## main
Design PIPELINE, start of the top module:
module PIPELINE(input clk,
                input rst,
                input btn,
                input on,
                output [31:0] imem_addr,
                input  [31:0] imem_data,
                output [31:0] dmem_addr,
                output [31:0] dmem_wdata,
                output        dmem_we,
                output        dmem_re,
                input  [31:0] dmem_rdata,
                output        wb_we,
                output [4:0]  wb_reg,
                output [31:0] wb_data);
	wire [31:0] IF_ID_IR_wire;
	wire [31:0] IF_ID_NPC_wire;
	wire [31:0] IF_ID_rs_wire;
	wire [31:0] IF_ID_rt_wire;
	wire [1:0]  ID_EX_WB_wire;
	wire [2:0]  ID_EX_M_wire;
	wire [3:0]  ID_EX_EX_wire;
	wire [31:0] ID_EX_NPC_wire;
	wire [31:0] ID_EX_rdata1out_wire;
	wire [31:0] ID_EX_rdata2out_wire;
	wire [31:0] ID_EX_IR_wire;
	wire [4:0]  ID_EX_instrout_2016_wire;
	wire [4:0]  ID_EX_instrout_1511_wire;
	wire [4:0]  ID_EX_instrout_2521_wire;
	wire [1:0]  EX_MEM_wb_ctlout_wire;
	wire [2:0]  EX_MEM_m_ctlout_wire;
	wire [31:0] EX_MEM_add_result_wire;
	wire        EX_MEM_zero_wire;
	wire [31:0] EX_MEM_alu_result_wire;
	wire [31:0] EX_MEM_rdata2out_wire;
	wire [4:0]  EX_MEM_five_bit_muxout_wire;
	wire        PCSrc_wire;
	wire [4:0]  mem_Write_reg_wire;
	wire [1:0]  mem_control_wb_wire;
	wire [31:0] Read_data_wire;
	wire [31:0] mem_ALU_result_wire;
	wire [31:0] wb_data_wire;
	wire [1:0]  forward_a_sel_wire;
	wire [1:0]  forward_b_sel_wire;
	wire enable_wire;
	wire stall_wire;
	I_FETCH FETCH(
	   .clk(clk),
	   .rst(rst),
  ...
Size: about 8,500 cells after synthesis, ~1,400 flip-flops, ~200 I/O pins, ~0.074 mm2 of cells after synthesis.
Settings: LEC_CHECK=0, ABC_AREA=1, CAP_MARGIN=15, CORE_MARGIN=2, CORE_UTILIZATION=72, CTS_CLUSTER_DIAMETER=233, CTS_CLUSTER_SIZE=96, PLACE_DENSITY=0.39, SLEW_MARGIN=20; clock period 2.07 ns.
run.sh (not shown) runs the stock make flow with config.mk's settings and CLKGATE_MAP_FILE=.
In the summary table, main is marked failed, with error ODB-0269 raised in 5_1_grt.
Edits applied to the flow inputs when going from main to the feature branch:
Settings: PLACE_DENSITY: 0.39 -> unset; CORE_UTILIZATION: 72 -> 59; CTS_CLUSTER_DIAMETER: 233 -> unset; CAP_MARGIN: 15 -> 20; CTS_CLUSTER_SIZE: 96 -> 94; the clock period (ns, I/O delays scaled along): 2.07 -> 3.01.
main did not run to completion, as it errored out during 5_1_grt. The feature branch -> stages 100% | layout checks FAIL | setup timing. In the reports for the feature branch and main, the smaller number of buffers inserted during clock tree synthesis belongs to main. Number of cells upsized or downsized after cts is higher on main. Cmp the feature branch vs main: starting density of the core lower in the feature branch. Going from main to the feature branch, buffer count from post-CTS setup fixing decreased by about 3.7% relative to the old numbers, number of nets at floorplan held steady. The feature branch against main: floorplan die area +0.023 mm2; HPWL after detailed placement shrank by about 6%; placer's final routability congestion estimate went down. Between the feature branch and main, CTS H-tree depth is lower for main, the feature branch comes in above that.


== run A ==
PIPELINE again, from the RTL that the note above started with.
make LEC_CHECK=0 ABC_AREA=0 CAP_MARGIN=20 CELL_PAD_IN_SITES_DETAIL_PLACEMENT=0 CORE_MARGIN=2 CORE_UTILIZATION=72 CTS_CLUSTER_SIZE=41 MAX_ROUTING_LAYER=met4 PLACE_DENSITY_LB_ADDON=0.01 SETUP_SLACK_MARGIN=-0.14 SLEW_MARGIN=25 TNS_END_PERCENT=80 finish   # period 4.6 ns
Flow for run A halted at global routing (5_1_grt), error code ODB-0269.
For run B, these inputs were changed with respect to run A:
# run A
export LEC_CHECK = 0
export ABC_AREA = 0
export CAP_MARGIN = 20
export CELL_PAD_IN_SITES_DETAIL_PLACEMENT = 0
export CORE_MARGIN = 2
export CORE_UTILIZATION = 72
export CTS_CLUSTER_SIZE = 41
export MAX_ROUTING_LAYER = met4
export PLACE_DENSITY_LB_ADDON = 0.01
export SETUP_SLACK_MARGIN = -0.14
export SLEW_MARGIN = 25
export TNS_END_PERCENT = 80
create_clock -name core_clock -period 4.6 [get_ports {clk}]
# run B
export LEC_CHECK = 0
export CAP_MARGIN = 20
export CORE_MARGIN = 2
export CORE_UTILIZATION = 52
export SLEW_MARGIN = 20
create_clock -name core_clock -period 4.15 [get_ports {clk}]
## What came out
Although it ran to completion, run B produced a layout that fails the final checks because of setup timing. Looking at core outline area across both flows, run B is the weaker of the two, with run A ahead. Run B vs run A — total placed cells including tap cells rose 599. Per the comparison of run B with run A, final weighted congestion in routability-driven placement went down 8.4%, total setup buffers inserted after CTS went down 3, register share after synthesis held. Summary of run B over run A: count of standard-cell rows rose 20, overall chip area rose about 40%.
The inputs of run C differ from those of run B as listed below.
# run B
export LEC_CHECK = 0
export CAP_MARGIN = 20
export CORE_MARGIN = 2
export CORE_UTILIZATION = 52
export SLEW_MARGIN = 20
create_clock -name core_clock -period 4.15 [get_ports {clk}]
# run C
export LEC_CHECK = 0
export CAP_MARGIN = 20
export CORE_MARGIN = 2
export CORE_UTILIZATION = 40
export SLEW_MARGIN = 20
create_clock -name core_clock -period 3.47 [get_ports {clk}]
Results
- Layout overhead on the synthesized area, run C and run B: lower on run B
- In the tables for run C and run B, worst voltage drop across the vdd grid reads higher with run B.
- Compared with run B, in run C register-to-register path setup slack shows a reduction of 0.73 ns, areal power density over the cells shows an increase of about 17%, internal power of the cells shows an increase of 5.2 mW.
- Run C vs. run B: number of buffers added by the clock tree synthesis step rose 1.3%, setup slack lost 0.73 ns, maximum frequency decreased 0.99%.
- Every stage of run C finished as expected; the final checks, on the other hand, flagged setup timing, which means the layout fails.
- In the tables for run C and run B, overall routed net length reads higher with run C.
- Endpoint arrival time on the critical path: run C and run B compared, lower one is run B
Setup changes, run C to run D
# run C
export LEC_CHECK = 0
export CAP_MARGIN = 20
export CORE_MARGIN = 2
export CORE_UTILIZATION = 40
export SLEW_MARGIN = 20
create_clock -name core_clock -period 3.47 [get_ports {clk}]
# run D
export LEC_CHECK = 0
export CAP_MARGIN = 20
export CORE_MARGIN = 2
export CORE_UTILIZATION = 72
export CTS_CLUSTER_SIZE = 40
export PLACE_DENSITY = 0.66
export SLEW_MARGIN = 20
create_clock -name core_clock -period 4.98 [get_ports {clk}]
- What the final checks of run C revealed, after a flow that finished every stage, was a layout that fails on setup timing.
- Run D failed in global routing (5_1_grt) with ODB-0269.
- Cell count after placement (run D vs. run C) decreases by more than 10%
- Per the comparison of run D with run C, area share of and/or/nand/nor cells after synthesis now sits at about the same level; die area lower; horizontal die size lower; HPWL after detailed placement now sits lower; setup slack after placement moved up.
- Run D vs run C — standard cell area after detailed placement dropped by a few percent
Relative to run D, the following input files were edited for run E:
# run D
export LEC_CHECK = 0
export CAP_MARGIN = 20
export CORE_MARGIN = 2
export CORE_UTILIZATION = 72
export CTS_CLUSTER_SIZE = 40
export PLACE_DENSITY = 0.66
export SLEW_MARGIN = 20
create_clock -name core_clock -period 4.98 [get_ports {clk}]
# run E
export LEC_CHECK = 0
export CAP_MARGIN = 20
export CORE_MARGIN = 2
export CORE_UTILIZATION = 59
export SLEW_MARGIN = 20
create_clock -name core_clock -period 3.84 [get_ports {clk}]
## What came out
Measured against run E, the area of the die of run D comes out at 0.821 times the reference value.
Side by side, total cell area at the placement stage turned out higher in run E than in run D.
Die span in x: lower on run D
Per the comparison of run E with run D, die extent in y rose 10%; number of instances in the placed design picked up an extra 7.3%.
Run E finished all stages; however, its layout fails the closing checks, the failures being setup timing.


Starting RTL as in the previous note.
export LEC_CHECK = 0
export ABC_AREA = 1
export CAP_MARGIN = 20
export CELL_PAD_IN_SITES_DETAIL_PLACEMENT = 1
export CELL_PAD_IN_SITES_GLOBAL_PLACEMENT = 2
export CORE_MARGIN = 2
export CORE_UTILIZATION = 25
export CTS_CLUSTER_DIAMETER = 337
export HOLD_SLACK_MARGIN = -0.1
export MAX_ROUTING_LAYER = met5
export PLACE_DENSITY_LB_ADDON = 0.01
export SLEW_MARGIN = 5
export TNS_END_PERCENT = 25
create_clock -name core_clock -period 4.6 [get_ports {clk}]
The starting point finished clean.
==> next run, changes <==
Settings changed: CELL_PAD_IN_SITES_DETAIL_PLACEMENT 1 to default, CELL_PAD_IN_SITES_GLOBAL_PLACEMENT 2 to default, CORE_UTILIZATION 25 to 72, CTS_CLUSTER_DIAMETER 337 to default, HOLD_SLACK_MARGIN -0.1 to default, MAX_ROUTING_LAYER met5 to default, PLACE_DENSITY_LB_ADDON 0.01 to default, SLEW_MARGIN 5 to 20, TNS_END_PERCENT 25 to default.
Clock period 4.6 ns to 1.75 ns, I/O delays scaled along.
=> The changed run ended with an error in global routing (5_1_grt) on GRT-0116. Die area drops by 65%. Synthesized cell count does not change. Synthesized area does not change.
==> next run, changes <==
Settings changed: ABC_AREA 1 to default, CORE_UTILIZATION 72 to 40.
Clock period 1.75 ns to 6.25 ns, I/O delays scaled along.
With this change the flow completed with no timing, DRC or antenna violations; area after synthesis goes down by 3.7%; die area rose by 72%; synthesized cell count falls by 35%.


Setup of red:
PIPELINE again, from the RTL that the note above started with.
Settings: LEC_CHECK=0, ABC_AREA=0, CAP_MARGIN=20, CELL_PAD_IN_SITES_DETAIL_PLACEMENT=0, CORE_MARGIN=2, CORE_UTILIZATION=45, MAX_ROUTING_LAYER=met4, PLACE_DENSITY_LB_ADDON=0.01, SETUP_SLACK_MARGIN=0.51, SLEW_MARGIN=25, TNS_END_PERCENT=20; clock period 1.7 ns.
red: flow complete, layout not clean; failing: setup timing
Input changes introduced in blue (baseline for comparison: red):
- setting CTS_CLUSTER_SIZE to 41 for the first time
- changing TNS_END_PERCENT from 20 to 80
- changing SETUP_SLACK_MARGIN from 0.51 to -0.14
- changing CORE_UTILIZATION from 45 to 70
- changing the clock period (ns, I/O delays scaled along) from 1.7 to 4.6
==> comparison <==
On count of hold buffers inserted by post-cts repair: blue sits below red.
Compared with red, buffer count from post-CTS setup fixing in blue decreased by more than half.
The run showing the greater clock buffer count from CTS is red.
In terms of synthesized instance count, red and blue differ only marginally.
Starting density of the core in blue is 25 points higher than in red
What ended blue was a tool error in 5_1_grt; the run never finished.
In the floorplan summary, blue is listed with a die area less than that of red.
Worst slack after detailed placement (higher): blue
Input-level comparison between green and blue:
- SETUP_SLACK_MARGIN removed (was -0.14)
- CTS_CLUSTER_SIZE removed (was 41)
- TNS_END_PERCENT changed from 80 to 25
- CORE_UTILIZATION changed from 70 to 61
==> comparison <==
- The flow for green finished, though final verification flagged setup timing.
- NOTE horizontal extent of the die blue->green increased by a little under 10%
- Count of unique library cells instantiated by Yosys: blue vs green identical
- Diff blue -> green: area fraction in mux cells held steady; routability-driven placement congestion ratio moved down; chip footprint picked up an extra 0.015 sq mm; count of placed standard cells including taps higher; cell area reported after detailed placement barely changed.
- Comparing green against blue, there is no change at all in number of cells produced by synthesis.
- green vs blue, die height went up by 7.0%.
- Post-CTS setup buffer count, blue and green: larger value in blue
Input changes introduced in orange (baseline for comparison: green):
- TNS_END_PERCENT no longer set, was 25
- SLEW_MARGIN now 20, was 25
- CORE_UTILIZATION now 57, was 61
- PLACE_DENSITY_LB_ADDON no longer set, was 0.01
- ABC_AREA no longer set, was 0
- MAX_ROUTING_LAYER no longer set, was met4
- CELL_PAD_IN_SITES_DETAIL_PLACEMENT no longer set, was 0
- the clock period (ns, I/O delays scaled along) now 4.07, was 4.6
Findings:
- Status for green and orange: no clean run
- orange finished all stages; layout check result: FAIL, due to setup timing.
- orange ends up with lower first-iteration DRC count than green does.
- The worst-path cell with the longest stage delay comes out or3_4 in one run and or4_4 in the other, namely in orange and green respectively.
- In the metrics for green and orange, the one carrying the higher number of setup buffers added after CTS is orange.
- The final reports for orange and green show power higher in the former.
- Net count of the finished layout, green and orange: larger value in orange
- orange ends up with higher die area than green does.
- Taking green as the reference, in orange clock-buffer cell count climbed 4.7%; vias after detailed routing barely changed; design area climbed 2.5%.
No activity file was given, so power comes from the tool's default toggle rates.
